==> flow/design.v <==
module sdram_controller (
    wr_addr,
    wr_data,
    wr_enable,
    rd_addr,
    rd_data,
    rd_ready,
    rd_enable,
    busy, rst_n, clk,
    addr, bank_addr, data_in, data_out, data_oe, clock_enable, cs_n, ras_n, cas_n, we_n,
    data_mask_low, data_mask_high
);
parameter ROW_WIDTH = 13;
parameter COL_WIDTH = 9;
parameter BANK_WIDTH = 2;
parameter SDRADDR_WIDTH = ROW_WIDTH > COL_WIDTH ? ROW_WIDTH : COL_WIDTH;
parameter HADDR_WIDTH = BANK_WIDTH + ROW_WIDTH + COL_WIDTH;
parameter CLK_FREQUENCY = 133;   
parameter REFRESH_TIME =  32;    
parameter REFRESH_COUNT = 8192;  
localparam CYCLES_BETWEEN_REFRESH = ( CLK_FREQUENCY
                                      * 1_000
                                      * REFRESH_TIME
                                    ) / REFRESH_COUNT;
localparam IDLE      = 5'b00000;
localparam INIT_NOP1 = 5'b01000,
           INIT_PRE1 = 5'b01001,
           INIT_NOP1_1=5'b00101,
           INIT_REF1 = 5'b01010,
           INIT_NOP2 = 5'b01011,
           INIT_REF2 = 5'b01100,
           INIT_NOP3 = 5'b01101,
           INIT_LOAD = 5'b01110,
           INIT_NOP4 = 5'b01111;
localparam REF_PRE  =  5'b00001,
           REF_NOP1 =  5'b00010,
           REF_REF  =  5'b00011,
           REF_NOP2 =  5'b00100;
localparam READ_ACT  = 5'b10000,
           READ_NOP1 = 5'b10001,
           READ_CAS  = 5'b10010,
           READ_NOP2 = 5'b10011,
           READ_READ = 5'b10100;
localparam WRIT_ACT  = 5'b11000,
           WRIT_NOP1 = 5'b11001,
           WRIT_CAS  = 5'b11010,
           WRIT_NOP2 = 5'b11011;
localparam CMD_PALL = 8'b10010001,
           CMD_REF  = 8'b10001000,
           CMD_NOP  = 8'b10111000,
           CMD_MRS  = 8'b10000000,
           CMD_BACT = 8'b10011000,
           CMD_READ = 8'b10101001,
           CMD_WRIT = 8'b10100001;
input  [HADDR_WIDTH-1:0]   wr_addr;
input  [15:0]              wr_data;
input                      wr_enable;
input  [HADDR_WIDTH-1:0]   rd_addr;
output [15:0]              rd_data;
input                      rd_enable;
output                     rd_ready;
output                     busy;
input                      rst_n;
input                      clk;
output [SDRADDR_WIDTH-1:0] addr;
output [BANK_WIDTH-1:0]    bank_addr;
input  [15:0]              data_in;
output [15:0]              data_out;
output                     data_oe;
output                     clock_enable;
output                     cs_n;
output                     ras_n;
output                     cas_n;
output                     we_n;
output                     data_mask_low;
output                     data_mask_high;
reg  [HADDR_WIDTH-1:0]   haddr_r;
reg  [15:0]              wr_data_r;
reg  [15:0]              rd_data_r;
reg                      busy;
reg                      data_mask_low_r;
reg                      data_mask_high_r;
reg [SDRADDR_WIDTH-1:0]  addr_r;
reg [BANK_WIDTH-1:0]     bank_addr_r;
reg                      rd_ready_r;
wire                     data_mask_low, data_mask_high;
assign data_mask_high = data_mask_high_r;
assign data_mask_low  = data_mask_low_r;
assign rd_data        = rd_data_r;
reg [3:0] state_cnt;
reg [9:0] refresh_cnt;
reg [7:0] command;
reg [4:0] state;
reg [7:0] command_nxt;
reg [3:0] state_cnt_nxt;
reg [4:0] next;
assign {clock_enable, cs_n, ras_n, cas_n, we_n} = command[7:3];
assign bank_addr      = (state[4]) ? bank_addr_r : command[2:1];
assign addr           = (state[4] | state == INIT_LOAD) ? addr_r : { {SDRADDR_WIDTH-11{1'b0}}, command[0], 10'd0 };
assign data_out = wr_data_r;
assign data_oe  = (state == WRIT_CAS);
assign rd_ready = rd_ready_r;
always @ (posedge clk)
  if (~rst_n)
    begin
    state <= INIT_NOP1;
    command <= CMD_NOP;
    state_cnt <= 4'hf;
    haddr_r <= {HADDR_WIDTH{1'b0}};
    wr_data_r <= 16'b0;
    rd_data_r <= 16'b0;
    busy <= 1'b0;
    end
  else
    begin
    state <= next;
    command <= command_nxt;
    if (!state_cnt)
      state_cnt <= state_cnt_nxt;
    else
      state_cnt <= state_cnt - 1'b1;
    if (wr_enable)
      wr_data_r <= wr_data;
    if (state == READ_READ)
      begin
      rd_data_r <= data_in;
      rd_ready_r <= 1'b1;
      end
    else
      rd_ready_r <= 1'b0;
    busy <= state[4];
    if (rd_enable)
      haddr_r <= rd_addr;
    else if (wr_enable)
      haddr_r <= wr_addr;
    end
always @ (posedge clk)
 if (~rst_n)
   refresh_cnt <= 10'b0;
 else
   if (state == REF_NOP2)
     refresh_cnt <= 10'b0;
   else
     refresh_cnt <= refresh_cnt + 1'b1;
always @*
begin
    if (state[4])
      {data_mask_low_r, data_mask_high_r} = 2'b00;
    else
      {data_mask_low_r, data_mask_high_r} = 2'b11;
   bank_addr_r = 2'b00;
   addr_r = {SDRADDR_WIDTH{1'b0}};
   if (state == READ_ACT | state == WRIT_ACT)
     begin
     bank_addr_r = haddr_r[HADDR_WIDTH-1:HADDR_WIDTH-(BANK_WIDTH)];
     addr_r = haddr_r[HADDR_WIDTH-(BANK_WIDTH+1):HADDR_WIDTH-(BANK_WIDTH+ROW_WIDTH)];
     end
   else if (state == READ_CAS | state == WRIT_CAS)
     begin
     bank_addr_r = haddr_r[HADDR_WIDTH-1:HADDR_WIDTH-(BANK_WIDTH)];
     addr_r = {
               {SDRADDR_WIDTH-(11){1'b0}},
               1'b1,                        
               {10-COL_WIDTH{1'b0}},
               haddr_r[COL_WIDTH-1:0]
              };
     end
   else if (state == INIT_LOAD)
     begin
     addr_r = {{SDRADDR_WIDTH-10{1'b0}}, 10'b1000110000};
     end
end
always @*
begin
   state_cnt_nxt = 4'd0;
   command_nxt = CMD_NOP;
   if (state == IDLE)
        if (refresh_cnt >= CYCLES_BETWEEN_REFRESH)
          begin
          next = REF_PRE;
          command_nxt = CMD_PALL;
          end
        else if (rd_enable)
          begin
          next = READ_ACT;
          command_nxt = CMD_BACT;
          end
        else if (wr_enable)
          begin
          next = WRIT_ACT;
          command_nxt = CMD_BACT;
          end
        else
          begin
          next = IDLE;
          end
    else
      if (!state_cnt)
        case (state)
          INIT_NOP1:
            begin
            next = INIT_PRE1;
            command_nxt = CMD_PALL;
            end
          INIT_PRE1:
            begin
            next = INIT_NOP1_1;
            end
          INIT_NOP1_1:
            begin
            next = INIT_REF1;
            command_nxt = CMD_REF;
            end
          INIT_REF1:
            begin
            next = INIT_NOP2;
            state_cnt_nxt = 4'd7;
            end
          INIT_NOP2:
            begin
            next = INIT_REF2;
            command_nxt = CMD_REF;
            end
          INIT_REF2:
            begin
            next = INIT_NOP3;
            state_cnt_nxt = 4'd7;
            end
          INIT_NOP3:
            begin
            next = INIT_LOAD;
            command_nxt = CMD_MRS;
            end
          INIT_LOAD:
            begin
            next = INIT_NOP4;
            state_cnt_nxt = 4'd1;
            end
          REF_PRE:
            begin
            next = REF_NOP1;
            end
          REF_NOP1:
            begin
            next = REF_REF;
            command_nxt = CMD_REF;
            end
          REF_REF:
            begin
            next = REF_NOP2;
            state_cnt_nxt = 4'd7;
            end
          WRIT_ACT:
            begin
            next = WRIT_NOP1;
            state_cnt_nxt = 4'd1;
            end
          WRIT_NOP1:
            begin
            next = WRIT_CAS;
            command_nxt = CMD_WRIT;
            end
          WRIT_CAS:
            begin
            next = WRIT_NOP2;
            state_cnt_nxt = 4'd1;
            end
          READ_ACT:
            begin
            next = READ_NOP1;
            state_cnt_nxt = 4'd1;
            end
          READ_NOP1:
            begin
            next = READ_CAS;
            command_nxt = CMD_READ;
            end
          READ_CAS:
            begin
            next = READ_NOP2;
            state_cnt_nxt = 4'd1;
            end
          READ_NOP2:
            begin
            next = READ_READ;
            end
          default:
            begin
            next = IDLE;
            end
          endcase
      else
        begin
        next = state;
        command_nxt = command;
        end
end
endmodule
Settings: LEC_CHECK=0, ABC_AREA=1, CAP_MARGIN=20, CELL_PAD_IN_SITES_DETAIL_PLACEMENT=0, CORE_ASPECT_RATIO=1.65, CORE_MARGIN=2, CORE_UTILIZATION=72, CTS_CLUSTER_DIAMETER=195, CTS_CLUSTER_SIZE=14, GPL_TIMING_DRIVEN=1, HOLD_SLACK_MARGIN=0.05, MAX_ROUTING_LAYER=met5, MIN_ROUTING_LAYER=met1, PLACE_DENSITY_LB_ADDON=0.05, SETUP_SLACK_MARGIN=0.42, SLEW_MARGIN=10, TNS_END_PERCENT=100; clock period 1.42 ns.
run.sh (not shown) runs the stock make flow with config.mk's settings and CLKGATE_MAP_FILE=.
The baseline aborted during global placement.
==> next run, changes <==
Settings changed: ABC_AREA 1 to unset, CORE_MARGIN 2 to 3, CORE_UTILIZATION 72 to 51, CTS_CLUSTER_DIAMETER 195 to unset, CTS_CLUSTER_SIZE 14 to unset, GPL_TIMING_DRIVEN 1 to 0, MIN_ROUTING_LAYER met1 to met2, PLACE_DENSITY_LB_ADDON 0.05 to 0.13, SETUP_SLACK_MARGIN 0.42 to -0.26, TNS_END_PERCENT 100 to 60.
Clock period 1.42 ns to 4.09 ns, I/O delays scaled along.
=> This time the run completed with no timing, DRC or antenna violations. Die area grows by 47%. Synthesized area grows by 1.2%. Synthesized cell count shrinks by 16%.
==> next run, changes <==
Settings changed: CELL_PAD_IN_SITES_DETAIL_PLACEMENT 0 to unset, CORE_ASPECT_RATIO 1.65 to unset, CORE_MARGIN 3 to 2, CORE_UTILIZATION 51 to 40, GPL_TIMING_DRIVEN 0 to unset, HOLD_SLACK_MARGIN 0.05 to unset, MAX_ROUTING_LAYER met5 to unset, MIN_ROUTING_LAYER met2 to unset, PLACE_DENSITY set to 0.6, PLACE_DENSITY_LB_ADDON 0.13 to unset, SETUP_SLACK_MARGIN -0.26 to unset, SLEW_MARGIN 10 to 20, TNS_END_PERCENT 60 to unset.
The changed run finished clean. Final cell count barely changes. Sequential share of layout area grows by 0.56 points. Worst setup slack improved by 0.51 ns. Routed wire length fell by a few percent. Power fell by a few percent. Via count drops by a quarter to a third. Non-clock buffer count shrinks by 24. Utilization fell by 17 points. Global-route usage goes down by 18 points. Flip-flop count does not change. Design area goes down slightly.
==> next run, changes <==
Settings changed: CORE_UTILIZATION 40 to 72, CTS_CLUSTER_DIAMETER set to 115, CTS_CLUSTER_SIZE set to 46.
Clock period 4.09 ns to 3.59 ns, I/O delays scaled along.
Effect: The changed run did not get past global placement. Synthesized cell count does not change. Synthesized area is unchanged. Die area came out lower by 43%.
Power is estimated from default activity; no workload was simulated.
